==> inputs of 01-10 <==
==> flow/design.v <==
module ALU (A, B, ALU_Sel, ALU_Out, Carryout, Overflow);
parameter ADD  = 0;
parameter SUB  = 1;
parameter MUL_HIGH = 2;
parameter MUL_LOW = 3;
input [31:0] A;
input [31:0] B;
input [3:0] ALU_Sel;
output [31:0] ALU_Out;
output Carryout;
output Overflow;
reg[31:0] ALU_32Result;
reg[63:0] ALU_64Result;
always @(*)
begin
    ALU_32Result = 32'h00000000;
    ALU_64Result = 64'h0000000000000000;
    case(ALU_Sel)
        ADD:        ALU_32Result = A + B;
        SUB:        ALU_32Result = A - B;
        MUL_HIGH:	ALU_64Result = A * B;
        MUL_LOW:	ALU_64Result = A * B;
        default:
        begin
            ALU_32Result = 32'h00000000;
            ALU_64Result = 64'h0000000000000000;
        end
    endcase
end
assign ALU_Out = (ALU_Sel == MUL_LOW)? ALU_64Result[31:0]: (ALU_Sel == MUL_HIGH)? ALU_64Result[63:32]:ALU_32Result[31:0];
assign Carryout = 1'b0;
assign Overflow = 1'b0;
endmodule
module alu_top (
    input             clk,
    input      [31:0] A,
    input      [31:0] B,
    input      [3:0]  ALU_Sel,
    output reg [31:0] ALU_Out,
    output reg        Carryout,
    output reg        Overflow
);
reg [31:0] a_q, b_q;
reg [3:0]  sel_q;
wire [31:0] out_d;
wire        carry_d, ovf_d;
ALU u_alu (
    .A(a_q), .B(b_q), .ALU_Sel(sel_q),
    .ALU_Out(out_d), .Carryout(carry_d), .Overflow(ovf_d)
);
always @(posedge clk) begin
    a_q      <= A;
    b_q      <= B;
    sel_q    <= ALU_Sel;
    ALU_Out  <= out_d;
    Carryout <= carry_d;
    Overflow <= ovf_d;
end
endmodule
==> flow/run.sh <==
#!/bin/bash
# the make line also repeats each setting of config.mk as NAME=value (left out here)
make -C /OpenROAD-flow-scripts/flow DESIGN_CONFIG=/design/flow/config.mk WORK_HOME=/design/flow/orfs CLKGATE_MAP_FILE= finish
==> flow/config.mk <==
export PLATFORM = sky130hd
export DESIGN_NAME = alu_top
export DESIGN_NICKNAME = alu_top
export VERILOG_FILES = /design/flow/design.v
export SDC_FILE = /design/flow/constraint.sdc
export NUM_CORES = 4
export LEC_CHECK = 0
export CAP_MARGIN = 5
export CORE_MARGIN = 2
export CORE_UTILIZATION = 72
export HOLD_SLACK_MARGIN = 0.24
export PLACE_DENSITY = 0.65
export SETUP_SLACK_MARGIN = -0.62
export SLEW_MARGIN = 20
==> flow/constraint.sdc <==
create_clock -name core_clock -period 6.23 [get_ports {clk}]
set_input_delay 1.2460 -clock core_clock [delete_from_list [all_inputs] [get_ports {clk}]]
set_output_delay 1.2460 -clock core_clock [all_outputs]
set_load 0.01 [all_outputs]
==> 03-21: changes against 01-10 <==
==> flow/config.mk (replaced) <==
export PLATFORM = sky130hd
export DESIGN_NAME = alu_top
export DESIGN_NICKNAME = alu_top
export VERILOG_FILES = /design/flow/design.v
export SDC_FILE = /design/flow/constraint.sdc
export NUM_CORES = 4
export LEC_CHECK = 0
export ABC_AREA = 1
export CAP_MARGIN = 20
export CORE_MARGIN = 2
export CORE_UTILIZATION = 72
export CTS_CLUSTER_DIAMETER = 308
export CTS_CLUSTER_SIZE = 100
export PLACE_DENSITY = 0.38
export SLEW_MARGIN = 20
export TNS_END_PERCENT = 5
==> flow/constraint.sdc (replaced) <==
create_clock -name core_clock -period 4.79 [get_ports {clk}]
set_input_delay 0.9580 -clock core_clock [delete_from_list [all_inputs] [get_ports {clk}]]
set_output_delay 0.9580 -clock core_clock [all_outputs]
set_load 0.01 [all_outputs]
==> 07-18: changes against 01-10 <==
==> flow/config.mk (replaced) <==
export PLATFORM = sky130hd
export DESIGN_NAME = alu_top
export DESIGN_NICKNAME = alu_top
export VERILOG_FILES = /design/flow/design.v
export SDC_FILE = /design/flow/constraint.sdc
export NUM_CORES = 4
export LEC_CHECK = 0
export CAP_MARGIN = 20
export CORE_MARGIN = 2
export CORE_UTILIZATION = 33
export SLEW_MARGIN = 20
==> flow/constraint.sdc (replaced) <==
create_clock -name core_clock -period 8.62 [get_ports {clk}]
set_input_delay 1.7240 -clock core_clock [delete_from_list [all_inputs] [get_ports {clk}]]
set_output_delay 1.7240 -clock core_clock [all_outputs]
set_load 0.01 [all_outputs]
==> 10-04: changes against 01-10 <==
==> flow/config.mk (replaced) <==
export PLATFORM = sky130hd
export DESIGN_NAME = alu_top
export DESIGN_NICKNAME = alu_top
export VERILOG_FILES = /design/flow/design.v
export SDC_FILE = /design/flow/constraint.sdc
export NUM_CORES = 4
export LEC_CHECK = 0
export CAP_MARGIN = 20
export CORE_MARGIN = 2
export CORE_UTILIZATION = 40
export SLEW_MARGIN = 20
==> flow/constraint.sdc (replaced) <==
create_clock -name core_clock -period 9.0 [get_ports {clk}]
set_input_delay 1.8000 -clock core_clock [delete_from_list [all_inputs] [get_ports {clk}]]
set_output_delay 1.8000 -clock core_clock [all_outputs]
set_load 0.01 [all_outputs]
==> notes <==
- 01-10 reached the layout checks and failed them: negative setup slack. 07-18 produced a clean layout. 10-04 produced a clean layout. 03-21 never finished: it broke off in 5_1_grt (GRT-0116).
- In count of clock-buffer cells in the layout, 01-10 and 07-18 do not differ.
- Design area: 10-04 < 07-18 < 01-10.
- The lowest maximum frequency belongs to 10-04, the highest to 01-10.
- The highest first-iteration DRC count belongs to 01-10, the lowest to 10-04.
- Via count, highest first: 01-10, 07-18, 10-04.
- Flip-flop count is the same in 01-10 and 10-04.

---

==> exp/juniper <==
RTL: the design.v shown in full above, as it stands there.
clock: 6.72 ns
lec_check: 0
cap_margin: 15
core_aspect_ratio: 1.03
core_margin: 2
core_utilization: 72
gpl_routability_driven: 1
hold_slack_margin: -0.09
min_routing_layer: met1
place_density: 0.64
slew_margin: 20
tns_end_percent: 15
run.sh (not shown) runs the stock make flow with config.mk's settings and CLKGATE_MAP_FILE=.
==> inputs of exp/willow, as changes to exp/juniper <==
==> flow/config.mk (replaced) <==
export PLATFORM = sky130hd
export DESIGN_NAME = alu_top
export DESIGN_NICKNAME = alu_top
export VERILOG_FILES = /design/flow/design.v
export SDC_FILE = /design/flow/constraint.sdc
export NUM_CORES = 4
export LEC_CHECK = 0
export CAP_MARGIN = 20
export CORE_MARGIN = 2
export CORE_UTILIZATION = 72
export CTS_CLUSTER_SIZE = 50
export HOLD_SLACK_MARGIN = -0.1
export PLACE_DENSITY = 0.64
export SLEW_MARGIN = 20
==> flow/constraint.sdc (replaced) <==
create_clock -name core_clock -period 6.73 [get_ports {clk}]
set_input_delay 1.3460 -clock core_clock [delete_from_list [all_inputs] [get_ports {clk}]]
set_output_delay 1.3460 -clock core_clock [all_outputs]
set_load 0.01 [all_outputs]
==> results <==
Run status: exp/juniper finished with violations; exp/willow finished with violations
Layout check failures: exp/juniper setup timing; exp/willow setup timing
Post-layout instance area: exp/juniper 45,300 um^2; exp/willow 45,900 um^2
Full die area: exp/juniper 55,100 um^2; exp/willow 55,100 um^2
Seq area share: exp/juniper 0.0457; exp/willow 0.0447
Layout-stage area growth over the synthesis result: exp/juniper 18.3%; exp/willow 19.8%
Register-to-Register Setup Slack: exp/juniper -790 ps; exp/willow -850 ps
Met3 Usage GRT: exp/juniper 0.0981; exp/willow 0.121
Highest-delay cell along the critical path: exp/juniper sky130_fd_sc_hd__fa_1; exp/willow sky130_fd_sc_hd__fa_2
Count of placed standard cells in the final layout, fillers left out: exp/juniper 5,329; exp/willow 5,340
Number of placed instances, taps included: exp/juniper 5,281; exp/willow 5,282
Vias in the first global route: exp/juniper 35,400; exp/willow 35,700
End of the worst hold path: exp/juniper ALU_Out[29]; exp/willow ALU_Out[27]
Average vias per placed instance: exp/juniper 6.01; exp/willow 6.11
Worst hold-check slack: exp/juniper 748 ps; exp/willow 892 ps
DRT met1 WL: exp/juniper 41,600 um; exp/willow 42,500 um
ClkCell Share: exp/juniper 0.00665; exp/willow 0.00728
Number of fillers in the final layout: exp/juniper 2,770; exp/willow 2,684
Wire per inst: exp/juniper 22.5 um; exp/willow 23.7 um
Net count reported at finish: exp/juniper 5,888; exp/willow 5,905
Detailed-route via count: exp/juniper 32,000; exp/willow 32,600
Final cell utilization of the core: exp/juniper 0.864; exp/willow 0.873
Tapcell Cnt: exp/juniper 696; exp/willow 688
